==> design/flow/design.v <==
module setHexValue (output reg [6:0] display, input [3:0] value);
always @(*)begin 
	case(value)
		0: display  <= 7'b0000001;
		1: display  <= 7'b1001111;
		2: display  <= 7'b0010010;
		3: display  <= 7'b0000110;
		4: display  <= 7'b1001100;
		5: display  <= 7'b0100100;
		6: display  <= 7'b0100000;
		7: display  <= 7'b0001111;
		8: display  <= 7'b0000000;
		9: display  <= 7'b0001100;
		10: display  <= 7'b0001000;
		11: display  <= 7'b1100000;
		12: display  <= 7'b0110001;
		14: display  <= 7'b0110000;
		15: display  <= 7'b0111000;
		default: display <= 7'b1111111;  
		endcase
end
endmodule
module displayHex(output [6:0] Out0, Out1, Out2, Out3, 
					output reg [6:0]Out4, Out5, 
					 Out6, Out7, Out8, Out9, Out10, Out11, Out12, Out13,
					 input [13:0] inputBinary);
reg [3:0] temp0, temp1, temp2, temp3;
wire [6:0] tempOut0, tempOut1, tempOut2, tempOut3;
always @(*)begin
	temp0 <= (inputBinary[0]*1) + (inputBinary[1]*2) +
			(inputBinary[2]*4)+ (inputBinary[3]*8);		
	temp1 <= (inputBinary[4]*1) + (inputBinary[5]*2) +
			(inputBinary[6]*4)+ (inputBinary[7]*8);			
	temp2 <= (inputBinary[8]*1) + (inputBinary[9]*2) +
			(inputBinary[10]*4)+ (inputBinary[11]*8);		
	temp3 <= (inputBinary[12]*1) + (inputBinary[13]*2);	
	Out4 <= 7'b1111111;
	Out5 <= 7'b1111111;
	Out6 <= 7'b1111111;
	Out7 <= 7'b1111111;
	Out8 <= 7'b1111111;
	Out9 <= 7'b1111111;
	Out10 <= 7'b1111111;
	Out11 <= 7'b1111111;
	Out12 <= 7'b1111111;
	Out13 <= 7'b1111111;	
end
setHexValue u1(tempOut0, temp0);
setHexValue u2(tempOut1, temp1);
setHexValue u3(tempOut2, temp2);
setHexValue u4(tempOut3, temp3);
assign Out0 = tempOut0;
assign Out1 = tempOut1;
assign Out2 = tempOut2;
assign Out3 = tempOut3;
endmodule
module displayBinary(output reg [6:0] Out0, Out1, Out2, Out3, Out4, Out5, 
					 Out6, Out7, Out8, Out9, Out10, Out11, Out12, Out13,
					input [13:0] inputBinary);
always @(*)begin
	Out0 <= (inputBinary[0] == 1'b0)?(7'b0000001):(7'b1001111);
	Out1 <= (inputBinary[1] == 1'b0)?(7'b0000001):(7'b1001111);
	Out2 <= (inputBinary[2] == 1'b0)?(7'b0000001):(7'b1001111);
	Out3 <= (inputBinary[3] == 1'b0)?(7'b0000001):(7'b1001111);
	Out4 <= (inputBinary[4] == 1'b0)?(7'b0000001):(7'b1001111);
	Out5 <= (inputBinary[5] == 1'b0)?(7'b0000001):(7'b1001111);
	Out6 <= (inputBinary[6] == 1'b0)?(7'b0000001):(7'b1001111);
	Out7 <= (inputBinary[7] == 1'b0)?(7'b0000001):(7'b1001111);
	Out8 <= (inputBinary[8] == 1'b0)?(7'b0000001):(7'b1001111);
	Out9 <= (inputBinary[9] == 1'b0)?(7'b0000001):(7'b1001111);
	Out10 <= (inputBinary[10] == 1'b0)?(7'b0000001):(7'b1001111);
	Out11 <= (inputBinary[11] == 1'b0)?(7'b0000001):(7'b1001111);
	Out12 <= (inputBinary[12] == 1'b0)?(7'b0000001):(7'b1001111);
	Out13 <= (inputBinary[13] == 1'b0)?(7'b0000001):(7'b1001111);
end 
endmodule
module mux21( 
output reg [6:0] disp0, disp1, disp2, disp3, disp4, disp5, disp6, disp7,  
				disp8, disp9, disp10, disp11, disp12, disp13,
input [13:0] inputBinary, 
input DispSelect);
wire [6:0]Out0, Out1, Out2, Out3, Out4, Out5, Out6, 
	Out7, Out8, Out9, Out10, Out11, Out12, Out13, 
	Out14, Out15, Out16, Out17, Out18, Out19, Out20, 
	Out21, Out22, Out23, Out24, Out25, Out26, Out27;
displayHex hex(Out0, Out1, Out2, Out3, Out4, Out5, Out6, Out7, Out8, 
			Out9, Out10, Out11, Out12, Out13,inputBinary);
displayBinary binary(Out14, Out15, Out16, Out17, Out18, Out19, Out20, 
			Out21, Out22, Out23, Out24, Out25, Out26, Out27, inputBinary);	
always@ (*)begin
	if (DispSelect == 1'b1)begin 
		disp0 <= Out0;
		disp1 <= Out1;
		disp2 <= Out2;
		disp3 <= Out3;
		disp4 <= Out4;
		disp5 <= Out5;
		disp6 <= Out6;
		disp7 <= Out7;
		disp8 <= Out8;
		disp9 <= Out9;
		disp10 <= Out10;
		disp11 <= Out11;
		disp12 <= Out12;
		disp13 <= Out13;
		end
	else begin 
		disp0 <= Out14;
		disp1 <= Out15;
		disp2 <= Out16;
		disp3 <= Out17;
		disp4 <= Out18;
		disp5 <= Out19;
		disp6 <= Out20;
		disp7 <= Out21;
		disp8 <= Out22;
		disp9 <= Out23;
		disp10 <= Out24;
		disp11 <= Out25;
		disp12 <= Out26;
		disp13 <= Out27;
		end
end
endmodule
module MUX81 (
    output reg [13:0] dout,
    input [2:0] sel,
    input [13:0] d1, d2, d3, d4, d5, d6, d7, d8,
    input clk);
    always @ (posedge clk) begin
        casez(sel)
            3'b000: dout <= d1;
            3'b001: dout <= d2;
            3'b010: dout <= d3;
            3'b011: dout <= d4;
            3'b100: dout <= d5;
            3'b101: dout <= d6;
            3'b110: dout <= d7;
            3'b111: dout <= d8;
            default: dout <= 14'bz;
        endcase
    end
endmodule
module register(
    output reg [13:0] q,
    input [13:0] R, ALUout,
    input clk, ldR, ldALU, rst);
    always @ (posedge clk) begin
        if (rst == 1'b1) q <= 14'b0;
        else if (ldR == 1'b1) q <= R;
        else if (ldALU == 1'b1) q <= ALUout;
    end
endmodule
module registerArray(
    output [13:0] rout1, rout2, ramOut,
    input [13:0] rin, ALUin,
    input [7:0] ldR, ldALU,
    input [2:0] selrd1, selrd2, selram,
    input clk, rst);
    wire [13:0] rd0, rd1, rd2, rd3, rd4, rd5, rd6, rd7;
    register R0 (rd0, rin, ALUin, clk, ldR[0], ldALU[0], rst);  
    register R1 (rd1, rin, ALUin, clk, ldR[1], ldALU[1], rst);  
    register R2 (rd2, rin, ALUin, clk, ldR[2], ldALU[2], rst);  
    register R3 (rd3, rin, ALUin, clk, ldR[3], ldALU[3], rst);  
    register R4 (rd4, rin, ALUin, clk, ldR[4], ldALU[4], rst);  
    register R5 (rd5, rin, ALUin, clk, ldR[5], ldALU[5], rst);  
    register R6 (rd6, rin, ALUin, clk, ldR[6], ldALU[6], rst);  
    register R7 (rd7, rin, ALUin, clk, ldR[7], ldALU[7], rst);  
    MUX81 M1 (rout1, selrd1, rd0, rd1, rd2, rd3, rd4, rd5, rd6, rd7, clk);
    MUX81 M2 (rout2, selrd2, rd0, rd1, rd2, rd3, rd4, rd5, rd6, rd7, clk);
    MUX81 M3 (ramOut, selram, rd0, rd1, rd2, rd3, rd4, rd5, rd6, rd7, clk);
endmodule
module ALU (ALU_OUTPUT, ALU_FLAGS, A, B, ALU_OpCode, en, rstFlags, clk);
	output reg [13:0] ALU_OUTPUT;
	output reg [2:0] ALU_FLAGS;
	input [13:0] A, B;
	input [4:0] ALU_OpCode;
	input en, rstFlags, clk;
	reg [27:0] tempMult;
	reg [14:0] tempOver;
	always @(posedge clk or posedge rstFlags) begin
		if (rstFlags == 1'b1) begin  
			ALU_OUTPUT <= 14'd0;
			ALU_FLAGS <= 2'd0;
			tempMult <= 15'd0;
			tempOver <= 15'd0;
		end
		else if (en) case (ALU_OpCode)
			5'b00000: ALU_OUTPUT <= 14'b0;  
			5'b00001: ALU_OUTPUT <= 14'b0;  
			5'b00010: ALU_OUTPUT <= 14'b0;  
			5'b00011: begin  
					tempOver = A + B;
					if (tempOver[14] == 1'b1) ALU_FLAGS <= 3'd3;  
					ALU_OUTPUT <= tempOver[13:0];
			end
			5'b00100: begin  
					if (A < B) begin
						ALU_FLAGS <= 3'd4;  
						ALU_OUTPUT <= 14'b0;
					end
					else ALU_OUTPUT <= A - B; 
			end
			5'b00101: begin  
					tempMult = A * B;
					if (tempMult > 14'd255) ALU_FLAGS <= 3'd3;  
					ALU_OUTPUT <= tempMult[13:0];
			end
			5'b00110: begin  
					if (B == 1'd0) begin
						ALU_FLAGS <= 3'd5;  
						ALU_OUTPUT <= A;
					end
					else ALU_OUTPUT <= A / B; 
			end
			5'b00111: ALU_FLAGS <= (A < B) ? 3'd1:3'd2;  
			5'b01000: ALU_FLAGS <= (A > B) ? 3'd1:3'd2;  
			5'b01001: ALU_FLAGS <= (A <= B) ? 3'd1:3'd2;  
			5'b01010: ALU_FLAGS <= (A >= B) ? 3'd1:3'd2;  
			5'b01011: ALU_FLAGS <= (A == B) ? 3'd1:3'd2;  
			5'b01100: ALU_FLAGS <= (A != B) ? 3'd1:3'd2;  
			5'b01101: ALU_OUTPUT <= A & B;  
			5'b01110: ALU_OUTPUT <= A | B;  
			5'b01111: ALU_OUTPUT <= ~A;  
			5'b10000: ALU_OUTPUT <= A ^ B;  
			5'b10001: begin  
					tempOver = (~A) + 1; 
					if (tempOver[14] == 1'b1) ALU_FLAGS <= 3'd3;  
					ALU_OUTPUT <= tempOver[13:0];
			end
			5'b10010: ALU_OUTPUT <= A << B;  
			5'b10011: ALU_OUTPUT <= A >> B;  
			5'b10100: ALU_OUTPUT <= A << 1;  
			5'b10101: ALU_OUTPUT <= A >> 1;  
			5'b10110: ALU_OUTPUT <= A <<< 1;  
			5'b10111: ALU_OUTPUT <= A >>> 1;  
			5'b11000: ALU_OUTPUT <= {A[12:0], A[13]};  
			5'b11001: ALU_OUTPUT <= {A[0], A[13:1]};  
			5'b11010: ALU_OUTPUT <= 14'b0;  
			5'b11011: ALU_OUTPUT <= 14'b0;  
			5'b11100: begin 
					if((A % 2'd2)== 0) ALU_FLAGS <= 3'd6;
					else ALU_FLAGS <= 3'd7;
			end	
			5'b11101: ALU_OUTPUT <= A;  
			5'b11110: ALU_OUTPUT <= 14'b0;  
			5'b11111: ALU_OUTPUT <= 14'b0;  
			default: ALU_FLAGS <= 3'd0;
		endcase
	end
endmodule
module controlUnit (
    output reg readRAM, writeRAM, ldA, ldB,
    output reg [5:0] address,
    output reg [4:0] opcode,
    output reg [7:0] ldALU, ldR,
    output reg [2:0] result, rega, regb, selram,
    output reg displaySelect,
    output aluEn, halted,
    input [13:0] RAMdata,
    input clk, rst);
    reg [3:0] state;
    reg [5:0] pc;
    reg [13:0] currentInstruction;
    assign aluEn = (state == 4'b0011) || (state == 4'b0110);
    assign halted = (state == 4'b1111);
    always @ (posedge clk, posedge rst) begin
        if (rst == 1'b1) begin
            state <= 4'b0000;
            readRAM <= 1'b0;
            writeRAM <= 1'b0;
            ldA <= 1'b0;
            ldB <= 1'b0;
            displaySelect <= 1'b0;
            selram <= 3'b000;
            opcode <= 5'b00000;
            address <= 6'b000000;
            result <= 3'b000;
            rega <= 3'b000;
            regb <= 3'b000;
            ldALU <= 8'b00000000;
            ldR <= 8'b00000000;
            pc <= 6'b000000;
            currentInstruction <= 14'b0;
        end
        else begin
            case(state)
                4'b0000: begin  
                    readRAM <= 1'b1;
                    state <= 4'b0001;
                    address <= pc;
                end
                4'b0001: begin  
                    readRAM <= 1'b0;
                    opcode <= RAMdata[13:9];
                    result <= RAMdata[8:6];
                    rega <= RAMdata[5:3];
                    regb <= RAMdata[2:0];
                    currentInstruction <= RAMdata[13:0];
                    state <= 4'b0010;
                end
                4'b0010: begin  
                    case (opcode)
                        5'b00000:     state <= 4'b0110;
                        5'b00001:       state <= 4'b0110;
                        5'b00010:      state <= 4'b0110;
                        5'b00011:       state <= 4'b0011;
                        5'b00100:       state <= 4'b0011;
                        5'b00101:       state <= 4'b0011;
                        5'b00110:       state <= 4'b0011;
                        5'b00111:     state <= 4'b0110;
                        5'b01000:     state <= 4'b0110;
                        5'b01001:     state <= 4'b0110;
                        5'b01010:     state <= 4'b0110;
                        5'b01011:     state <= 4'b0110;
                        5'b01100:     state <= 4'b0110;
                        5'b01101:      state <= 4'b0011;
                        5'b01110:       state <= 4'b0011;
                        5'b01111:      state <= 4'b0011;
                        5'b10000:      state <= 4'b0011;
                        5'b10001:   state <= 4'b0011;
                        5'b10010:      state <= 4'b0011;
                        5'b10011:      state <= 4'b0011;
                        5'b10100:       state <= 4'b0011;
                        5'b10101:       state <= 4'b0011;
                        5'b10110:       state <= 4'b0011;
                        5'b10111:       state <= 4'b0011;
                        5'b11000:       state <= 4'b0011;
                        5'b11001:       state <= 4'b0011;
                        5'b11010:     state <= 4'b1100;
                        5'b11011:     state <= 4'b1101;
                        5'b11100:       state <= 4'b0110;
                        5'b11101:       state <= 4'b0011;
                        5'b11110:       state <= 4'b0100;
                        5'b11111:       state <= 4'b0101;
                        default:    state <= 4'b0000;
                    endcase
                end
                4'b0011: begin  
                    case(result)
                        3'b000: ldALU <= 8'b00000001;
                        3'b001: ldALU <= 8'b00000010;
                        3'b010: ldALU <= 8'b00000100;
                        3'b011: ldALU <= 8'b00001000;
                        3'b100: ldALU <= 8'b00010000;
                        3'b101: ldALU <= 8'b00100000;
                        3'b110: ldALU <= 8'b01000000;
                        3'b111: ldALU <= 8'b10000000;
                        default: ldALU <= 8'b00000000;
                    endcase
                    state <= 4'b0111;
                end
                4'b0100: begin  
                    readRAM <= 1'b1;
                    address <= RAMdata[5:0];
                    case(result)
                        3'b000: ldR <= 8'b00000001;
                        3'b001: ldR <= 8'b00000010;
                        3'b010: ldR <= 8'b00000100;
                        3'b011: ldR <= 8'b00001000;
                        3'b100: ldR <= 8'b00010000;
                        3'b101: ldR <= 8'b00100000;
                        3'b110: ldR <= 8'b01000000;
                        3'b111: ldR <= 8'b10000000;
                        default: ldR <= 8'b00000000;
                    endcase
                    state <= 4'b0111;
                end
                4'b0101: begin  
                    address <= RAMdata[5:0];
                    selram <= result;
                    state <= 4'b0111;
                end
                4'b0110: begin  
                    if (opcode == 5'b00001) state <= 4'b1111;
                    else state <= 4'b0111;
                end
                4'b0111: begin  
                    if (opcode == 5'b11111) writeRAM <= 1'b1;
                    if (opcode == 5'b11010) displaySelect <= 1'b0;
                    if (opcode == 5'b11011) displaySelect <= 1'b1;
                    state <= 4'b1000;
                end 
                4'b1000: begin  
                    state <= 4'b1011;
                end
                4'b1001: begin
                end
                4'b1010: begin
                end
                4'b1011: begin  
                    ldALU <= 8'b00000000;
                    readRAM <= 1'b0;
                    ldR <= 8'b00000000;
                    writeRAM <= 1'b0;
                    ldA <= 1'b0;
                    pc <= pc + 1;
                    state <= 4'b0000;
                end
                4'b1100: begin  
                    ldA <= 1'b1;
                    state <= 4'b0111;
                end
                4'b1101: begin  
                    ldA <= 1'b1;
                    state <= 4'b0111;
                end
                4'b1111: begin  
                    state <= 4'b1111;
                end
                default: state <= 4'b0000;
            endcase
        end
    end
endmodule
module CPU (
    output [6:0] disp0, disp1, disp2, disp3, disp4, disp5, disp6, disp7, disp8, disp9, disp10, disp11, disp12, disp13,
    output [2:0] flags,
    output halted,
    output [5:0] mem_addr,
    output mem_wr,
    output [13:0] mem_wdata,
    input [13:0] mem_rdata,
    input clk, rst);
    wire [13:0] data_o, A, B, ALUout, ramOut, inputBinary;
    wire [7:0] ldR, ldALU;
    wire [5:0] address;
    wire [4:0] opcode;
    wire [2:0] result, rega, regb, selram;
    wire readRAM, writeRAM, displaySelect, ldA, ldB, aluEn;
    assign data_o = mem_rdata;
    assign mem_addr = address;
    assign mem_wr = writeRAM;
    assign mem_wdata = ramOut;
    registerArray RA1 (A, B, ramOut, data_o, ALUout, ldR, ldALU, rega, regb, selram, clk, rst);
    ALU A1 (ALUout, flags, A, B, opcode, aluEn, rst, clk);
    controlUnit CU1 (readRAM, writeRAM, ldA, ldB, address, opcode, ldALU, ldR, result, rega, regb, selram, displaySelect, aluEn, halted, data_o, clk, rst);
    register disreg (inputBinary, A, B, clk, ldA, ldB, rst);
    mux21 display (disp0, disp1, disp2, disp3, disp4, disp5, disp6, disp7, disp8, disp9, disp10, disp11, disp12, disp13, inputBinary, displaySelect); 
endmodule
==> design/flow/run.sh <==
#!/bin/bash
# the make line also repeats each setting of config.mk as NAME=value (left out here)
make -C /OpenROAD-flow-scripts/flow DESIGN_CONFIG=/design/flow/config.mk WORK_HOME=/design/flow/orfs CLKGATE_MAP_FILE= finish
==> design/flow/config.mk <==
export PLATFORM = sky130hd
export DESIGN_NAME = CPU
export DESIGN_NICKNAME = CPU
export VERILOG_FILES = /design/flow/design.v
export SDC_FILE = /design/flow/constraint.sdc
export NUM_CORES = 4
export LEC_CHECK = 0
export CAP_MARGIN = 20
export CORE_MARGIN = 2
export CORE_UTILIZATION = 40
export PLACE_DENSITY = 0.6
export SLEW_MARGIN = 20
==> design/flow/constraint.sdc <==
create_clock -name core_clock -period 23.2 [get_ports {clk}]
set_input_delay 4.6400 -clock core_clock [delete_from_list [all_inputs] [get_ports {clk}]]
set_output_delay 4.6400 -clock core_clock [all_outputs]
set_load 0.01 [all_outputs]
==> out/results.txt, run 1 <==
outcome: complete, no violations
startpoint types: register
Synth top area share: 0.114
Critical Path Fanout Max: 10
hold slack: 0.474 ns
Post-synth ARST share: 0.291
root buffer cell: clkbuf_16
Final WS setup: 1.23 ns
clock buffer depth: 3
Syn Inst Count: 3,753
total die size: 0.0757 mm²
final clock skew: 0.0198 ns
# nets final: 4,138
Post-Synth Simple-Gate Area: 0.188
GRT overflow: 0
Buf/Inv on CP: 8
Syn Area/Cell: 7.84 µm²
Worst-path clk slew: 0.06 ns
CTS Buf Count: 26
WL met3: 9500 µm
xor/xnor share: 0.0226
WL/cell: 23.4 µm
DIE WIDTH: 275 µm
Log Warnings: 71
Hold Crit Class: register to register
endpoint class of the critical path: register
Core ar.: 0.0728 mm²
port bufs: 127
Adder Area Share: 0.208
r2r setup slk: 1.23 ns
fin. max-slew vios: 0
Ys Warns: 9
Die H: 275 µm
Top Metal Used: met4
count of final setup violators: 0
fp_density: 0.404
drt drc: 0
hold buffer count at CTS: 0
gp weighted congestion: 1.02
Worst path depth: 105
Slew @ Worst Pin: 1.16 ns
Min-Delay Path Depth: 1
vias in the first global route: 26,400
crit-path most repeated cell: ha_1
critical path's top delay family: AND-OR/OR-AND gates
GRT Total Usage: 0.281
DRT iter0 DRCs: 3,007
Synth Flop Type: dfxtp_1
total routed wirelength: 110,000 µm
post-DP HPWL: 77,700 µm
ant diodes: 0
first-pass GRT wire length: 164,000 µm
Synth top cells by count: nor2_1, nand2_1, a21oi_1, ha_1, inv_1
critical path data arrival time: 22.39 ns
Cell area leaders: dfxtp_1, ha_1, fa_1, nor2_1, dfrtp_1
Highest Clock Rate: 45.5 MHz
Critical path origin: RA1.M2.dout[0]
I/O pin count: 139
Critical Path Max Stage Delay: 0.52 ns
Fin. Hold Viols: 0
Yosys top cell by instances: nor2_1
fin crit share: 0.947
Met2 Routed Length: 49,800 µm
Worst R2R Start: RA1.M2.dout[0]
Slew headroom: 0.229
Registers, synthesis: 237
DRT met1 WL: 45,500 µm
EDFF count, synth: 0
largest net degree at the start of global routing: 96
Final Critical Period: 21.97 ns
mux frac, synth: 0.124
Post-synth seq share: 0.173
post-synthesis cell type count: 99
Dominant comb cell: adder cells
H-tree depth: 1
antenna violations before repair: 2
Place WS: -0.568 ns
critical path's slowest cell: or4b_4
hold path start: CU1.pc[5]
Vias: 28,300
R2R cell count: 105
vias per inst: 6.03
cell area after synthesis: 0.0294 mm²
Synth area leader: dfxtp_1
end of the worst hold path: CU1.pc[5]
# placed instances: 4,636
Chip Area, Yosys: 0.0294 mm²
Max-Cap Viols: 0
CTS tree: done
critical path data required time: 23.62 ns
clock tree sinks: 237
final setup TNS: 0 ns
Insertion Delay late pin: 0.56 ns
crit path capture: A1.ALU_OUTPUT[0]
aoi/oai-family share of the synthesized area: 0.200
Post-Layout Cell Count: 4,697
RR Endpoint: A1.ALU_OUTPUT[0]
yosys cell count: 3,753
Site Rows: 99
Final ANT Viol Nets: 0
Area Growth Syn to Fin: 11.5%
DRT Pass-1 Iters: 6
Crit Path Category: register to register
==> routing by layer <==
layer  global-route usage  up-vias
met3               0.0429      268
met1                0.374    13700
li1                     -    13000
met5                    0        -
met2                0.454     1276
met4                0.116        0
==> final cells by class <==
type / instances / area, µm²
flip-flops and latches: 237 / 5100
repair buffers: 261 / 2310
clock buffers: 35 / 756
fillers: 7305 / 40000
well taps: 959 / 1200
clock inverters: 12 / 145
inverters: 260 / 976
multi-input cells: 2933 / 22300
==> stage by stage <==
stage | area [µm²] | utilization
2_1_floorplan | 29500 | -
3_3_place_gp | 31300 | 0.430
3_5_place_dp | 31400 | 0.431
4_1_cts | 32300 | 0.444
5_1_grt | 32800 | 0.450
6_report | 32800 | 0.450
==> what timing repair did <==
action                                  in CTS  in global routing
endpoints found under the hold margin        0                  0
gates resized                                8                 74
pin swaps                                    0                 15
endpoints found under the setup margin       1                  1
buffers inserted                             0                 12
cloned                                       0                  2
==> inputs of run 2 (changes only) <==
- ABC_AREA: unset -> 0
- CAP_MARGIN: 20 -> 10
- CORE_ASPECT_RATIO: unset -> 0.97
- CORE_UTILIZATION: 40 -> 54
- CTS_CLUSTER_DIAMETER: unset -> 103
- MAX_ROUTING_LAYER: unset -> met5
- PLACE_DENSITY: 0.6 -> unset
- PLACE_DENSITY_LB_ADDON: unset -> 0.11
- SETUP_SLACK_MARGIN: unset -> 2.91
- clock period: 23.2 -> 18.1 ns (I/O delays scaled with it)
==> out/results.txt, run 2 <==
Area Growth Syn to Fin: 22.1%
# nets final: 4,476 (+8.2%)
largest net degree at the start of global routing: 105 (+9.4%)
Highest Clock Rate: 47.4 MHz (+4.2%)
DRT iter0 DRCs: 3,176 (+5.6%)
# fillers: 4,607 (-37%)
Design Area, Final: 0.0359 mm² (+9.5%)
clock tree sinks: 237 (unchanged)
crit path capture: A1.ALU_OUTPUT[0]
Buf/Inv on CP: 17 (+9)
GRT overflow: 0 (unchanged)
Fin. Hold Viols: 0 (unchanged)
Synth top area share: 0.114 (unchanged)
Critical path origin: RA1.M2.dout[0]
Synth area leader: dfxtp_1
Syn Area/Cell: 7.84 µm² (unchanged)
Post-Layout Cell Count: 4,806 (+2.3%)
CTS Buf Count: 24 (-7.7%)
Synth top cells by count: nor2_1, nand2_1, a21oi_1, ha_1, inv_1
Yosys top cell by instances: nor2_1
first-pass GRT wire length: 174,000 µm (+6.0%)
clock buffer depth: 3 (unchanged)
Final ANT Viol Nets: 0 (unchanged)
antenna violations before repair: 3 (+1)
xor/xnor share: 0.0226 (unchanged)
Vias: 30,700 (+8.3%)
Adder Area Share: 0.208 (unchanged)
drt drc: 0 (unchanged)
Hold Crit Class: register to register
Post-synth ARST share: 0.291 (unchanged)
DIE WIDTH: 241 µm (-12%)
RSZ-0062 raised after global routing: true
total die size: 0.0564 mm² (-26%)
Worst-path clk slew: 0.07 ns (about the same)
Site Rows: 84 (-15%)
Final WS setup: -2.99 ns (-4.21 ns)
Slew @ Worst Pin: 1.23 ns (+0.0689 ns)
WL/cell: 24.2 µm (+3.6%)
hold slack: 0.482 ns (+0.00807 ns)
R2R cell count: 111 (+5.7%)
Post-synth seq share: 0.173 (unchanged)
Final Critical Period: 21.09 ns (-0.885 ns)
Registers, synthesis: 237 (unchanged)
DRT Pass-1 Iters: 7 (+1)
startpoint types: register
Worst path depth: 111 (+5.7%)
r2r setup slk: -2.99 ns (-4.21 ns)
Place WS: -3.43 ns (-2.87 ns)
outcome: complete, but fails checks
vias per inst: 6.38 (+5.9%)
Crit Path Category: register to register
final setup TNS: -4.38 ns (-4.38 ns)
critical path's slowest cell: a2111oi_4
Max-Cap Viols: 0 (unchanged)
mux frac, synth: 0.124 (unchanged)
Chip Area, Yosys: 0.0294 mm² (unchanged)
Syn Inst Count: 3,753 (unchanged)
Slew headroom: 0.183 (-0.0459)
vias in the first global route: 29,500 (+12%)
CTS tree: done
RR Endpoint: A1.ALU_OUTPUT[0]
final clock skew: 0.0267 ns (+0.00694 ns)
root buffer cell: clkbuf_16
aoi/oai-family share of the synthesized area: 0.200 (unchanged)
layout check faults: negative setup slack
Log Warnings: 75 (+5.6%)
post-synthesis cell type count: 99 (unchanged)
critical path's top delay family: AND-OR/OR-AND gates
Dominant comb cell: adder cells
crit-path most repeated cell: buf_4
port bufs: 127 (unchanged)
Min-Delay Path Depth: 1 (unchanged)
post-DP HPWL: 82,200 µm (+5.8%)
Post-Synth Simple-Gate Area: 0.188 (unchanged)
GRT Total Usage: 0.402 (+0.121)
Synth Flop Type: dfxtp_1
Insertion Delay late pin: 0.55 ns (about the same)
fp_density: 0.544 (+0.141)
H-tree depth: 1 (unchanged)
Post-DP Area: 0.0332 mm² (+5.9%)
# placed instances: 4,655 (+0.41%)
yosys cell count: 3,753 (unchanged)
Core ar.: 0.0540 mm² (-26%)
critical path data arrival time: 21.50 ns (-0.89 ns)
Die H: 234 µm (-15%)
Layout Utilization: 0.665 (+0.214)
count of final setup violators: 2 (+2)
end of the worst hold path: CU1.pc[5]
Critical Path Fanout Max: 8 (-2)
I/O pin count: 139 (unchanged)
EDFF count, synth: 0 (unchanged)
fin crit share: 1.17 (+0.218)
hold path start: CU1.pc[5]
hold buffer count at CTS: 0 (unchanged)
critical path data required time: 18.52 ns (-5.10 ns)
Worst R2R Start: RA1.M2.dout[0]
Critical Path Max Stage Delay: 0.54 ns (+0.02 ns)
Cell area leaders: dfxtp_1, ha_1, fa_1, nor2_1, dfrtp_1
gp weighted congestion: 1.03 (+1.0%)
fin. max-slew vios: 0 (unchanged)
cell area after synthesis: 0.0294 mm² (unchanged)
total routed wirelength: 116,000 µm (+6.0%)
Ys Warns: 9 (unchanged)
endpoint class of the critical path: register
run 2: timing repair:
item | in CTS | in global routing
setup buffers | 79 | 27
pin swaps | 70 | 66
gates resized | 101 | 86
cloned | 0 | 0
endpoints found under the setup margin | 5 | 5
run 2: final cells by class:
cell class / instances / area (µm²) / area share
clock buffer: 37 / 742 / 0.0207
sequential: 237 / 5100 / 0.142
multi-input combinational: 2931 / 23100 / 0.645
clock inverter: 6 / 110 / 0.00307
timing repair buffer: 603 / 4900 / 0.136
inverter: 260 / 988 / 0.0275
antenna: 1 / 2.50 / 0.0000697
tap: 731 / 915 / 0.0255
run 2: routing by layer:
metal | track usage | vias to the layer above | routed length [µm] | share of wire
met5 | 0 | - | 20 | 0.00017
li1 | - | 13700 | - | -
met4 | 0.229 | 4 | 7750 | 0.067
met3 | 0.0619 | 459 | 10600 | 0.091
met1 | 0.523 | 14800 | 46700 | 0.40
met2 | 0.636 | 1741 | 51300 | 0.44
==> inputs of run 3 (changes only) <==
- ABC_AREA: 0 -> unset
- CAP_MARGIN: 10 -> 20
- CORE_ASPECT_RATIO: 0.97 -> unset
- CORE_UTILIZATION: 54 -> 65
- CTS_CLUSTER_DIAMETER: 103 -> unset
- CTS_CLUSTER_SIZE: unset -> 49
- MAX_ROUTING_LAYER: met5 -> unset
- PLACE_DENSITY_LB_ADDON: 0.11 -> unset
- SETUP_SLACK_MARGIN: 2.91 -> unset
- clock period: 18.1 -> 20.1 ns (I/O delays scaled with it)
==> out/results.txt, run 3 <==
fp_density: 0.662 (+0.118)
Synth top area share: 0.114 (unchanged)
I/O pin count: 139 (unchanged)
Site Rows: 77 (-8.3%)
Final Critical Period: 21.64 ns (+0.554 ns)
R2R cell count: 107 (-3.6%)
Post-DP Area: 0.0329 mm² (-1.0%)
crit path capture: A1.ALU_OUTPUT[0]
aoi/oai-family share of the synthesized area: 0.200 (unchanged)
Highest Clock Rate: 46.2 MHz (-2.6%)
critical path data arrival time: 22.03 ns (+0.53 ns)
fin. max-slew vios: 0 (unchanged)
Design Area, Final: 0.0358 mm² (-0.42%)
clock tree sinks: 237 (unchanged)
layout check faults: negative setup slack
Synth top cells by count: nor2_1, nand2_1, a21oi_1, ha_1, inv_1
Critical Path Max Stage Delay: 0.52 ns (-0.02 ns)
Final WS setup: -1.54 ns (+1.45 ns)
Worst path depth: 107 (-3.6%)
DRT iter0 DRCs: 5,084 (+60%)
cell area after synthesis: 0.0294 mm² (unchanged)
CTS tree: done
yosys cell count: 3,753 (unchanged)
Crit Path Category: register to register
critical path's top delay family: AND-OR/OR-AND gates
RR Endpoint: A1.ALU_OUTPUT[0]
crit-path most repeated cell: ha_4
antenna violations before repair: 8 (+5)
GRT overflow: 0 (unchanged)
Fin. Hold Viols: 0 (unchanged)
Die H: 217 µm (-7.3%)
mux frac, synth: 0.124 (unchanged)
final clock skew: 0.0202 ns (-0.00653 ns)
RSZ-0062 raised after global routing: true
Synth Flop Type: dfxtp_1
WL met3: 16,600 µm (+57%)
endpoint class of the critical path: register
Ys Warns: 9 (unchanged)
r2r setup slk: -1.54 ns (+1.45 ns)
critical path data required time: 20.49 ns (+1.97 ns)
Log Warnings: 76 (+1.3%)
DRT met1 WL: 41,000 µm (-12%)
Worst R2R Start: RA1.M2.dout[0]
Worst-path clk slew: 0.06 ns (about the same)
Synth area leader: dfxtp_1
startpoint types: register
post-synthesis cell type count: 99 (unchanged)
DRT Pass-1 Iters: 10 (+3)
WL/cell: 25.7 µm (+6.2%)
Layout Utilization: 0.805 (+0.140)
hold buffer count at CTS: 0 (unchanged)
fin crit share: 1.08 (-0.0884)
Buf/Inv on CP: 11 (-6)
Slew @ Worst Pin: 1.30 ns (+0.0748 ns)
Syn Area/Cell: 7.84 µm² (unchanged)
total routed wirelength: 120,000 µm (+3.0%)
Post-synth ARST share: 0.291 (unchanged)
Hold Crit Class: register to register
critical path's slowest cell: or4b_4
port bufs: 127 (unchanged)
GRT Total Usage: 0.481 (+0.0794)
Dominant comb cell: adder cells
H-tree depth: 1 (unchanged)
Area Growth Syn to Fin: 21.6%
Registers, synthesis: 237 (unchanged)
clock buffer depth: 3 (unchanged)
Yosys top cell by instances: nor2_1
Post-Layout Cell Count: 4,664 (-3.0%)
drt drc: 0 (unchanged)
post-DP HPWL: 79,000 µm (-3.9%)
Vias: 32,700 (+6.7%)
Top Metal Used: met5
Place WS: -1.70 ns (+1.74 ns)
CTS Buf Count: 23 (-4.2%)
EDFF count, synth: 0 (unchanged)
Critical path origin: RA1.M2.dout[0]
Met2 Routed Length: 51,300 µm (-0.14%)
Cell area leaders: dfxtp_1, ha_1, fa_1, nor2_1, dfrtp_1
Post-Synth Simple-Gate Area: 0.188 (unchanged)
outcome: complete, but fails checks
vias in the first global route: 32,200 (+9.3%)
hold path start: CU1.pc[5]
xor/xnor share: 0.0226 (unchanged)
Syn Inst Count: 3,753 (unchanged)
Insertion Delay late pin: 0.53 ns (-0.02 ns)
Critical Path Fanout Max: 6 (-2)
Adder Area Share: 0.208 (unchanged)
count of final setup violators: 1 (-1)
root buffer cell: clkbuf_16
end of the worst hold path: CU1.pc[5]
Core ar.: 0.0444 mm² (-18%)
Chip Area, Yosys: 0.0294 mm² (unchanged)
DIE WIDTH: 217 µm (-10%)
Post-synth seq share: 0.173 (unchanged)
total die size: 0.0470 mm² (-17%)
Min-Delay Path Depth: 1 (unchanged)
largest net degree at the start of global routing: 99 (-5.7%)
gp weighted congestion: 1.06 (+3.3%)
vias per inst: 7.02 (+10%)
Final ANT Viol Nets: 0 (unchanged)
# nets final: 4,474 (-0.045%)
Slew headroom: 0.133 (-0.0499)
first-pass GRT wire length: 177,000 µm (+2.0%)
Max-Cap Viols: 0 (unchanged)
# placed instances: 4,502 (-3.3%)
-- run 3: through the flow --
step	setup TNS, ns	hold slack (ns)
3_5_place_dp	-1.76	0.483
3_3_place_gp	-0.781	0.468
4_1_cts	-0.681	0.494
2_1_floorplan	-0.869	0.444
6_report	-1.54	0.500
5_1_grt	-2.86	0.514
-- run 3: cell type report --
type	instances	area, µm²
antenna	3	7.51
clock buffer	35	641
clock inverter	4	48.8
fill	2781	8660
inverter	260	983
multi-input combinational	2931	23300
sequential	237	5110
tap	592	741
timing repair buffer	602	4930
-- run 3: routing by layer --
layer / vias to the layer above / GRT usage
li1: 13700 / -
met1: 15200 / 0.583
met2: 2895 / 0.746
met3: 920 / 0.118
met4: 8 / 0.354
met5: - / 0
-- run 3: what timing repair did --
| item | CTS | global route |
|---|---|---|
| gates resized | 91 | 142 |
| pin swaps | 81 | 114 |
| setup endpoints to repair | 2 | 2 |
| setup buffers | 88 | 37 |
==> inputs of run 4 (changes only) <==
- ABC_AREA: unset -> 1
- CAP_MARGIN: 20 -> 10
- CORE_ASPECT_RATIO: unset -> 0.97
- CORE_UTILIZATION: 65 -> 71
- CTS_CLUSTER_DIAMETER: unset -> 345
- CTS_CLUSTER_SIZE: 49 -> 41
- MAX_ROUTING_LAYER: unset -> met4
- PLACE_DENSITY: unset -> 0.62
- SETUP_SLACK_MARGIN: unset -> 2.91
- TNS_END_PERCENT: unset -> 5
- clock period: 20.1 -> 15.7 ns (I/O delays scaled with it)
==> out/results.txt, run 4 <==
error msg: [ERROR GRT-0232] Routing congestion too high. Check the congestion heatmap in the GUI.
H-tree depth: 1 (unchanged)
Failed at: global routing (5_1_grt)
root buffer cell: clkbuf_16
clock tree sinks: 237 (unchanged)
Ys Warns: 9 (unchanged)
Yosys top cell by instances: nand2_1
yosys cell count: 4,108 (+9.5%)
Synth top area share: 0.119 (+0.00441)
Synth top cells by count: nand2_1, inv_1, a21oi_1, ha_1, nor2_1
Post-synth seq share: 0.180 (+0.00667)
gp weighted congestion: 1.32 (+24%)
post-synthesis cell type count: 77 (-22%)
aoi/oai-family share of the synthesized area: 0.218 (+0.0178)
Dominant comb cell: simple AND/OR/NAND/NOR gates
Site Rows: 72 (-6.5%)
port bufs: 127 (unchanged)
fp_density: 0.714 (+0.0522)
EDFF count, synth: 0 (unchanged)
outcome: did not finish
cell area after synthesis: 0.0283 mm² (-3.7%)
Chip Area, Yosys: 0.0283 mm² (-3.7%)
Synth Flop Type: dfxtp_1
Synth area leader: dfxtp_1
Syn Area/Cell: 6.89 µm² (-12%)
Syn Inst Count: 4,108 (+9.5%)
Core ar.: 0.0396 mm² (-11%)
I/O pin count: 139 (unchanged)
# placed instances: 4,842 (+7.6%)
CTS Buf Count: 9 (-61%)
Cell area leaders: dfxtp_1, ha_1, nand2_1, fa_1, inv_1
Registers, synthesis: 237 (unchanged)
GRT Total Usage: 0.741
mux frac, synth: 0 (-0.124)
Adder Area Share: 0.216 (+0.00802)
post-DP HPWL: 77,200 µm (-2.2%)
xor/xnor share: 0.0244 (+0.00180)
Post-synth ARST share: 0.291 (unchanged)
Die H: 201 µm (-7.4%)
GRT overflow: 136
total die size: 0.0415 mm² (-12%)
clock buffer depth: 3 (unchanged)
Post-Synth Simple-Gate Area: 0.223 (+0.0345)
DIE WIDTH: 207 µm (-4.6%)
run 4: through the flow:
stage	area [µm²]	setup slack, ns	setup TNS [ns]
4_1_cts	32700	-1.85	-2.93
3_5_place_dp	31800	-2.45	-4.37
2_1_floorplan	28600	-1.06	-1.08
3_3_place_gp	31800	-1.38	-2.00
run 4: timing repair:
item,4_1_cts
hold endpoints to repair,0
cloned,3
setup endpoints to repair,4
buffers inserted,38
pin swaps,78
hold buffers,0
resized,91
run 4: layer usage:
layer,GRT overflow,global-route usage
met2,71,0.883
met4,39,0.624
met1,16,0.764
met5,-,-
met3,10,0.588
==> inputs of run 5 (changes only) <==
- ABC_AREA: 1 -> 0
- CAP_MARGIN: 10 -> 20
- CELL_PAD_IN_SITES_DETAIL_PLACEMENT: unset -> 1
- CELL_PAD_IN_SITES_GLOBAL_PLACEMENT: unset -> 2
- CORE_ASPECT_RATIO: 0.97 -> unset
- CORE_MARGIN: 2 -> 8
- CORE_UTILIZATION: 71 -> 65
- CTS_CLUSTER_DIAMETER: 345 -> unset
- CTS_CLUSTER_SIZE: 41 -> unset
- GPL_ROUTABILITY_DRIVEN: unset -> 0
- GPL_TIMING_DRIVEN: unset -> 1
- HOLD_SLACK_MARGIN: unset -> 0.06
- MIN_ROUTING_LAYER: unset -> met1
- PLACE_DENSITY: 0.62 -> unset
- PLACE_DENSITY_LB_ADDON: unset -> 0.1
- SETUP_SLACK_MARGIN: 2.91 -> unset
- TNS_END_PERCENT: 5 -> unset
- clock period: 15.7 -> 14.4 ns (I/O delays scaled with it)
==> out/results.txt, run 5 <==
Ys Warns: 9 (unchanged)
Syn Inst Count: 3,753 (-8.6%)
Failed at: global placement without I/O (3_1_place_gp_skip_io)
Synth Flop Type: dfxtp_1
Post-synth ARST share: 0.291 (unchanged)
Synth top cells by count: nor2_1, nand2_1, a21oi_1, ha_1, inv_1
Chip Area, Yosys: 0.0294 mm² (+3.9%)
Syn Area/Cell: 7.84 µm² (+14%)
Post-Synth Simple-Gate Area: 0.188 (-0.0345)
Post-synth seq share: 0.173 (-0.00667)
Yosys top cell by instances: nor2_1
outcome: did not finish
Site Rows: 78 (+8.3%)
Cell area leaders: dfxtp_1, ha_1, fa_1, nor2_1, dfrtp_1
Synth area leader: dfxtp_1
yosys cell count: 3,753 (-8.6%)
DIE WIDTH: 229 µm (+11%)
Adder Area Share: 0.208 (-0.00802)
error msg: [ERROR FLW-0024] Place density exceeds 1.0 (current PLACE_DENSITY_LB_ADDON =  0.1). Please check if the value of  PLACE_DENSITY_LB_ADDON is between 0 and 0.99.
total die size: 0.0523 mm² (+26%)
fp_density: 0.654 (-0.0607)
Dominant comb cell: adder cells
EDFF count, synth: 0 (unchanged)
Registers, synthesis: 237 (unchanged)
xor/xnor share: 0.0226 (-0.00180)
mux frac, synth: 0.124 (+0.124)
Core ar.: 0.0450 mm² (+14%)
post-synthesis cell type count: 99 (+29%)
Synth top area share: 0.114 (-0.00441)
Die H: 229 µm (+14%)
cell area after synthesis: 0.0294 mm² (+3.9%)
aoi/oai-family share of the synthesized area: 0.200 (-0.0178)
==> inputs of run 6 (changes only) <==
- ABC_AREA: 0 -> unset
- CELL_PAD_IN_SITES_DETAIL_PLACEMENT: 1 -> unset
- CELL_PAD_IN_SITES_GLOBAL_PLACEMENT: 2 -> unset
- CORE_MARGIN: 8 -> 2
- CORE_UTILIZATION: 65 -> 55
- CTS_CLUSTER_SIZE: unset -> 98
- GPL_ROUTABILITY_DRIVEN: 0 -> unset
- GPL_TIMING_DRIVEN: 1 -> unset
- HOLD_SLACK_MARGIN: 0.06 -> unset
- MAX_ROUTING_LAYER: met4 -> unset
- MIN_ROUTING_LAYER: met1 -> unset
- PLACE_DENSITY: unset -> 0.6
- PLACE_DENSITY_LB_ADDON: 0.1 -> unset
- clock period: 14.4 -> 19.3 ns (I/O delays scaled with it)
==> out/results.txt, run 6 <==
outcome: complete, but fails checks
layout check faults: negative setup slack
Insertion Delay late pin: 0.56 ns
# nets final: 4,451
GRT Total Usage: 0.401
port bufs: 127
fp_density: 0.557 (-0.0963)
crit path capture: A1.ALU_OUTPUT[0]
Cell area leaders: dfxtp_1, ha_1, fa_1, nor2_1, dfrtp_1
antenna violations before repair: 0
# fillers: 4,363
Syn Area/Cell: 7.84 µm² (unchanged)
Site Rows: 84 (+7.7%)
I/O pin count: 139
RSZ-0062 raised after global routing: true
post-DP HPWL: 80,800 µm
startpoint types: register
mux frac, synth: 0.124 (unchanged)
Final WS setup: -1.85 ns
hold buffer count at CTS: 0
vias per inst: 6.45
Sequential Area: 0.00510 mm²
Min-Delay Path Depth: 1
count of final setup violators: 2
Chip Area, Yosys: 0.0294 mm² (unchanged)
Highest Clock Rate: 47.3 MHz
Post-DP Area: 0.0330 mm²
aoi/oai-family share of the synthesized area: 0.200 (unchanged)
# placed instances: 4,595
Adder Area Share: 0.208 (unchanged)
clock tree sinks: 237
Crit Path Category: register to register
Ys Warns: 9 (unchanged)
Final Critical Period: 21.15 ns
clock buffer depth: 3
Synth top area share: 0.114 (unchanged)
Hold Crit Class: register to register
Slew headroom: 0.155
Syn Inst Count: 3,753 (unchanged)
Log Warnings: 76
critical path data arrival time: 21.57 ns
RR Endpoint: A1.ALU_OUTPUT[0]
Critical Path Fanout Max: 7
end of the worst hold path: CU1.pc[5]
final clock skew: 0.0420 ns
Gate Area: 0.0231 mm²
Dominant comb cell: adder cells
Critical Path Max Stage Delay: 0.47 ns
largest net degree at the start of global routing: 91
Worst-path clk slew: 0.08 ns
Post-Synth Simple-Gate Area: 0.188 (unchanged)
Final ANT Viol Nets: 0
gp weighted congestion: 1.01
critical path data required time: 19.72 ns
Worst path depth: 118
post-synthesis cell type count: 99 (unchanged)
root buffer cell: clkbuf_16
DRT iter0 DRCs: 3,267
crit-path most repeated cell: buf_4
hold path start: CU1.pc[5]
CTS Buf Count: 23
WL/cell: 24.4 µm
GRT overflow: 0
vias in the first global route: 29,700
DIE WIDTH: 235 µm (+2.9%)
DRT Pass-1 Iters: 9
EDFF count, synth: 0 (unchanged)
fin. max-slew vios: 0
Post-synth seq share: 0.173 (unchanged)
Buf/Inv on CP: 37
Critical path origin: RA1.M2.dout[0]
Fin. Hold Viols: 0
Post-Layout Cell Count: 4,737
Core ar.: 0.0528 mm² (+17%)
Vias: 30,500
cell area after synthesis: 0.0294 mm² (unchanged)
fin crit share: 1.10
Post-synth ARST share: 0.291 (unchanged)
Registers, synthesis: 237 (unchanged)
R2R cell count: 118
endpoint class of the critical path: register
total routed wirelength: 116,000 µm
Area Growth Syn to Fin: 20.9%
CTS tree: done
total die size: 0.0553 mm² (+5.8%)
xor/xnor share: 0.0226 (unchanged)
yosys cell count: 3,753 (unchanged)
Worst R2R Start: RA1.M2.dout[0]
Synth area leader: dfxtp_1
first-pass GRT wire length: 173,000 µm
Slew @ Worst Pin: 1.27 ns
Die H: 235 µm (+2.9%)
H-tree depth: 1
Synth Flop Type: dfxtp_1
critical path's slowest cell: a2111oi_4
critical path's top delay family: AND-OR/OR-AND gates
ant diodes: 0
Max-Cap Viols: 0
drt drc: 0
r2r setup slk: -1.85 ns
Place WS: -2.21 ns
Yosys top cell by instances: nor2_1
Synth top cells by count: nor2_1, nand2_1, a21oi_1, ha_1, inv_1
Layout Utilization: 0.674
Design Area, Final: 0.0356 mm²
-- run 6: stage by stage --
step	hold WS, ns	setup TNS (ns)
final	0.491	-2.42
after global routing	0.520	-3.87
after CTS	0.501	-1.37
after detailed placement	0.479	-2.76
after global placement	0.470	-1.44
after floorplan	0.444	-1.69
-- run 6: what timing repair did --
| item | 4_1_cts | 5_1_grt |
|---|---|---|
| buffers inserted | 69 | 31 |
| gates resized | 69 | 112 |
| pin swaps | 62 | 78 |
| gates cloned | 0 | 1 |
| hold endpoints to repair | 0 | 0 |
| setup endpoints to repair | 2 | 2 |
-- run 6: final cells by class --
cell class                 instances  area share
clock buffer                      24      0.0166
clock inverter                    18     0.00623
inverter                         260      0.0276
multi-input combinational       2931       0.649
sequential                       237       0.143
tap                              688      0.0242
timing repair buffer             579       0.133
-- run 6: per-layer routing --
metal  routed length [µm]  track usage
met5                    0            0
met4                 7780        0.231
met3                11400       0.0643
met2                51200        0.642
met1                45100        0.514
==> inputs of run 7 (changes only) <==
- ABC_AREA: unset -> 1
- CORE_UTILIZATION: 55 -> 72
- CTS_CLUSTER_DIAMETER: unset -> 353
- CTS_CLUSTER_SIZE: 98 -> 37
- MAX_ROUTING_LAYER: unset -> met4
- SETUP_SLACK_MARGIN: unset -> -0.8
- clock period: 19.3 -> 15.5 ns (I/O delays scaled with it)
==> out/results.txt, run 7 <==
Cell area leaders: dfxtp_1, ha_1, nand2_1, fa_1, inv_1
I/O pin count: 139 (unchanged)
H-tree depth: 1 (unchanged)
aoi/oai-family share of the synthesized area: 0.218 (+0.0178)
Dominant comb cell: simple AND/OR/NAND/NOR gates
Core ar.: 0.0387 mm² (-27%)
cell area after synthesis: 0.0283 mm² (-3.7%)
Post-synth ARST share: 0.291 (unchanged)
Syn Area/Cell: 6.89 µm² (-12%)
gp weighted congestion: 1.28 (+26%)
fp_density: 0.731 (+0.174)
Site Rows: 72 (-14%)
Synth Flop Type: dfxtp_1
Die H: 202 µm (-14%)
root buffer cell: clkbuf_16
clock buffer depth: 3 (unchanged)
Synth top cells by count: nand2_1, inv_1, a21oi_1, ha_1, nor2_1
DIE WIDTH: 202 µm (-14%)
Chip Area, Yosys: 0.0283 mm² (-3.7%)
error msg: [ERROR GRT-0232] Routing congestion too high. Check the congestion heatmap in the GUI.
GRT overflow: 465
Yosys top cell by instances: nand2_1
total die size: 0.0409 mm² (-26%)
xor/xnor share: 0.0244 (+0.00180)
post-synthesis cell type count: 77 (-22%)
Syn Inst Count: 4,108 (+9.5%)
CTS Buf Count: 10 (-57%)
mux frac, synth: 0 (-0.124)
Failed at: global routing (5_1_grt)
Synth top area share: 0.119 (+0.00441)
Adder Area Share: 0.216 (+0.00802)
outcome: did not finish
post-DP HPWL: 77,800 µm (-3.8%)
Ys Warns: 9 (unchanged)
Post-Synth Simple-Gate Area: 0.223 (+0.0345)
Post-synth seq share: 0.180 (+0.00667)
port bufs: 127 (unchanged)
EDFF count, synth: 0 (unchanged)
Place WS: -2.44 ns (-0.233 ns)
yosys cell count: 4,108 (+9.5%)
GRT Total Usage: 0.834
# placed instances: 4,844 (+5.4%)
Synth area leader: dfxtp_1
Registers, synthesis: 237 (unchanged)
clock tree sinks: 237 (unchanged)
## run 7: metal layers
layer,GRT overflow,GRT usage
met1,59,0.830
met2,244,0.973
met3,73,0.712
met4,89,0.749
met5,-,-
## run 7: what timing repair did
| item | 4_1_cts |
|---|---|
| gates cloned | 1 |
| buffers inserted | 53 |
| gates resized | 98 |
| hold buffers | 0 |
| hold endpoints to repair | 0 |
| endpoints found under the setup margin | 2 |
| pin swaps | 69 |
## run 7: through the flow
| stage | instance area (µm²) | hold slack [ns] |
|---|---|---|
| after detailed placement | 31800 | 0.473 |
| after global placement | 31800 | 0.473 |
| after floorplan | 28600 | 0.446 |
| after CTS | 33000 | 0.503 |
==> inputs of run 8 (changes only) <==
- CORE_UTILIZATION: 72 -> 59
- CTS_CLUSTER_DIAMETER: 353 -> unset
- CTS_CLUSTER_SIZE: 37 -> 98
- MAX_ROUTING_LAYER: met4 -> unset
- SETUP_SLACK_MARGIN: -0.8 -> unset
- clock period: 15.5 -> 15.2 ns (I/O delays scaled with it)
==> out/results.txt, run 8 <==
startpoint types: register
total die size: 0.0498 mm² (+22%)
GRT Total Usage: 0.491
Yosys top cell by instances: nand2_1
EDFF count, synth: 0 (unchanged)
Core ar.: 0.0475 mm² (+23%)
fin crit share: 1.19
final clock skew: 0.0297 ns
Final ANT Viol Nets: 0
DIE WIDTH: 223 µm (+10%)
Site Rows: 80 (+11%)
count of final setup violators: 3
Critical path origin: RA1.M2.dout[0]
Critical Path Max Stage Delay: 0.39 ns
Post-DP Area: 0.0323 mm² (+1.6%)
RR Endpoint: A1.ALU_OUTPUT[0]
Min-Delay Path Depth: 1
fp_density: 0.596 (-0.135)
Post-synth ARST share: 0.291 (unchanged)
RSZ-0062 raised after global routing: true
yosys cell count: 4,108 (unchanged)
Crit Path Category: register to register
first-pass GRT wire length: 190,000 µm
r2r setup slk: -2.95 ns
total routed wirelength: 130,000 µm
CTS Buf Count: 23 (+13)
Slew headroom: 0.225
Post-Synth Simple-Gate Area: 0.223 (unchanged)
Hold Crit Class: register to register
mux frac, synth: 0 (unchanged)
antenna violations before repair: 4
Highest Clock Rate: 55.1 MHz
Cell area leaders: dfxtp_1, ha_1, nand2_1, fa_1, inv_1
Synth top cells by count: nand2_1, inv_1, a21oi_1, ha_1, nor2_1
Die H: 223 µm (+10%)
end of the worst hold path: CU1.pc[5]
Fin. Hold Viols: 0
Post-synth seq share: 0.180 (unchanged)
Adder Area Share: 0.216 (unchanged)
gp weighted congestion: 1.07 (-16%)
outcome: complete, but fails checks
critical path's top delay family: simple AND/OR/NAND/NOR gates
I/O pin count: 139 (unchanged)
Slew @ Worst Pin: 1.16 ns
hold buffer count at CTS: 0 (unchanged)
crit-path most repeated cell: nand2_2
critical path data required time: 15.62 ns
endpoint class of the critical path: register
crit path capture: A1.ALU_OUTPUT[0]
DRT Pass-1 Iters: 12
Synth area leader: dfxtp_1
Chip Area, Yosys: 0.0283 mm² (unchanged)
Ys Warns: 9 (unchanged)
Final Critical Period: 18.15 ns
Insertion Delay late pin: 0.55 ns
Syn Area/Cell: 6.89 µm² (unchanged)
Synth top area share: 0.119 (unchanged)
xor/xnor share: 0.0244 (unchanged)
Syn Inst Count: 4,108 (unchanged)
Max-Cap Viols: 0
Dominant comb cell: simple AND/OR/NAND/NOR gates
clock tree sinks: 237 (unchanged)
Final WS setup: -2.95 ns
Area Growth Syn to Fin: 25.9%
H-tree depth: 1 (unchanged)
GRT overflow: 0
hold slack: 0.488 ns
CTS tree: done
post-DP HPWL: 88,300 µm (+13%)
fin. max-slew vios: 0
drt drc: 0
# nets final: 4,911
Worst path depth: 135
Post-Layout Cell Count: 5,126
R2R cell count: 135
Registers, synthesis: 237 (unchanged)
Buf/Inv on CP: 18
WL/cell: 25.3 µm
Layout Utilization: 0.750
Vias: 34,200
Synth Flop Type: dfxtp_1
# placed instances: 4,961 (+2.4%)
root buffer cell: clkbuf_16
layout check faults: negative setup slack
aoi/oai-family share of the synthesized area: 0.218 (unchanged)
critical path's slowest cell: dfxtp_4
Worst-path clk slew: 0.07 ns
largest net degree at the start of global routing: 113
cell area after synthesis: 0.0283 mm² (unchanged)
Design Area, Final: 0.0356 mm²
port bufs: 127 (unchanged)
post-synthesis cell type count: 77 (unchanged)
critical path data arrival time: 18.57 ns
vias in the first global route: 33,900
clock buffer depth: 3 (unchanged)
vias per inst: 6.67
DRT iter0 DRCs: 5,144
hold path start: CU1.pc[5]
Log Warnings: 79
Worst R2R Start: RA1.M2.dout[0]
Critical Path Fanout Max: 8
run 8: layout make-up:
class                   instances  area (µm²)
clock inverters                12         154
inverters                     702        2700
multi-input cells            2919       21300
repair buffers                605        4940
clock buffers                  30         663
flip-flops and latches        237        5090
fillers                      3324       11900
diodes                          2        5.00
repair inverters                4        30.0
well taps                     615         769
run 8: through the flow:
step / setup TNS (ns) / setup WS, ns
floorplan: -1.79 / -1.48
global placement: -2.71 / -1.82
detailed placement: -4.53 / -2.60
CTS: -3.65 / -2.10
global route: -8.17 / -3.84
finish: -5.76 / -2.95
run 8: per-layer routing:
metal  global-route usage  vias to the layer above  share of wire
li1                     -                    14500              -
met1                0.566                    15700           0.34
met2                0.777                     2893           0.43
met3                0.140                     1061           0.13
met4                0.371                        6          0.099
met5                    0                        -        0.00030
run 8: timing repair:
item,CTS,global route
pin swaps,114,202
endpoints found under the setup margin,3,3
cloned,4,2
endpoints found under the hold margin,0,0
setup buffers,75,44
resized,142,228
==> inputs of run 9 (changes only) <==
- ABC_AREA: 1 -> 0
- CAP_MARGIN: 20 -> 15
- CELL_PAD_IN_SITES_DETAIL_PLACEMENT: unset -> 1
- CORE_ASPECT_RATIO: unset -> 0.97
- CORE_MARGIN: 2 -> 7
- CORE_UTILIZATION: 59 -> 63
- CTS_CLUSTER_DIAMETER: unset -> 245
- CTS_CLUSTER_SIZE: 98 -> 45
- GPL_ROUTABILITY_DRIVEN: unset -> 0
- HOLD_SLACK_MARGIN: unset -> 0.26
- MAX_ROUTING_LAYER: unset -> met5
- SETUP_SLACK_MARGIN: unset -> 2.91
- TNS_END_PERCENT: unset -> 70
- clock period: 15.2 -> 18.1 ns (I/O delays scaled with it)
==> out/results.txt, run 9 <==
EDFF count, synth: 0 (unchanged)
mux frac, synth: 0.124 (+0.124)
port bufs: 127 (unchanged)
Ys Warns: 9 (unchanged)
Chip Area, Yosys: 0.0294 mm² (+3.9%)
Failed at: detailed placement (3_5_place_dp)
Yosys top cell by instances: nor2_1
aoi/oai-family share of the synthesized area: 0.200 (-0.0178)
Syn Area/Cell: 7.84 µm² (+14%)
I/O pin count: 139 (unchanged)
Syn Inst Count: 3,753 (-8.6%)
post-synthesis cell type count: 99 (+29%)
Synth area leader: dfxtp_1
DIE WIDTH: 233 µm (+4.6%)
cell area after synthesis: 0.0294 mm² (+3.9%)
Synth top cells by count: nor2_1, nand2_1, a21oi_1, ha_1, inv_1
Post-synth seq share: 0.173 (-0.00667)
Site Rows: 77 (-3.8%)
error msg: [ERROR DPL-0033] detailed placement checks failed during check placement.
xor/xnor share: 0.0226 (-0.00180)
total die size: 0.0529 mm² (+6.4%)
Core ar.: 0.0459 mm² (-3.5%)
Dominant comb cell: adder cells
Synth top area share: 0.114 (-0.00441)
fp_density: 0.641 (+0.0457)
Adder Area Share: 0.208 (-0.00802)
Post-synth ARST share: 0.291 (unchanged)
Post-Synth Simple-Gate Area: 0.188 (-0.0345)
Synth Flop Type: dfxtp_1
Cell area leaders: dfxtp_1, ha_1, fa_1, nor2_1, dfrtp_1
Registers, synthesis: 237 (unchanged)
yosys cell count: 3,753 (-8.6%)
outcome: did not finish
Die H: 227 µm (+1.7%)
-- run 9: stage by stage --
step / setup WS, ns / setup TNS (ns) / cells
floorplan: -2.71 / -3.75 / 3762
global placement: -2.35 / -3.10 / 4510
==> inputs of run 10 (changes only) <==
- ABC_AREA: 0 -> 1
- CAP_MARGIN: 15 -> 10
- CELL_PAD_IN_SITES_GLOBAL_PLACEMENT: unset -> 3
- CORE_ASPECT_RATIO: 0.97 -> 0.76
- CORE_MARGIN: 7 -> 2
- CORE_UTILIZATION: 63 -> 46
- CTS_CLUSTER_DIAMETER: 245 -> 123
- CTS_CLUSTER_SIZE: 45 -> 27
- GPL_ROUTABILITY_DRIVEN: 0 -> 1
- GPL_TIMING_DRIVEN: unset -> 0
- HOLD_SLACK_MARGIN: 0.26 -> 0.05
- MAX_ROUTING_LAYER: met5 -> unset
- MIN_ROUTING_LAYER: unset -> met2
- PLACE_DENSITY: 0.6 -> 0.47
- SETUP_SLACK_MARGIN: 2.91 -> -1.92
- TNS_END_PERCENT: 70 -> unset
- clock period: 18.1 -> 24.0 ns (I/O delays scaled with it)
==> out/results.txt, run 10 <==
outcome: did not finish
Failed at: global placement without I/O (3_1_place_gp_skip_io)
error msg: [ERROR GPL-0301] Utilization 109.212 % exceeds 100%.
aoi/oai-family share of the synthesized area: 0.218 (+0.0178)
Registers, synthesis: 237 (unchanged)
Synth area leader: dfxtp_1
Post-synth ARST share: 0.291 (unchanged)
Synth top area share: 0.119 (+0.00441)
Synth Flop Type: dfxtp_1
Chip Area, Yosys: 0.0283 mm² (-3.7%)
Synth top cells by count: nand2_1, inv_1, a21oi_1, ha_1, nor2_1
cell area after synthesis: 0.0283 mm² (-3.7%)
Ys Warns: 9 (unchanged)
DIE WIDTH: 289 µm (+24%)
total die size: 0.0636 mm² (+20%)
yosys cell count: 4,108 (+9.5%)
Post-synth seq share: 0.180 (+0.00667)
Syn Area/Cell: 6.89 µm² (-12%)
Site Rows: 79 (+2.6%)
Die H: 220 µm (-2.9%)
mux frac, synth: 0 (-0.124)
EDFF count, synth: 0 (unchanged)
post-synthesis cell type count: 77 (-22%)
Core ar.: 0.0611 mm² (+33%)
Syn Inst Count: 4,108 (+9.5%)
Yosys top cell by instances: nand2_1
Adder Area Share: 0.216 (+0.00802)
Cell area leaders: dfxtp_1, ha_1, nand2_1, fa_1, inv_1
xor/xnor share: 0.0244 (+0.00180)
Dominant comb cell: simple AND/OR/NAND/NOR gates
fp_density: 0.464 (-0.178)
Post-Synth Simple-Gate Area: 0.223 (+0.0345)
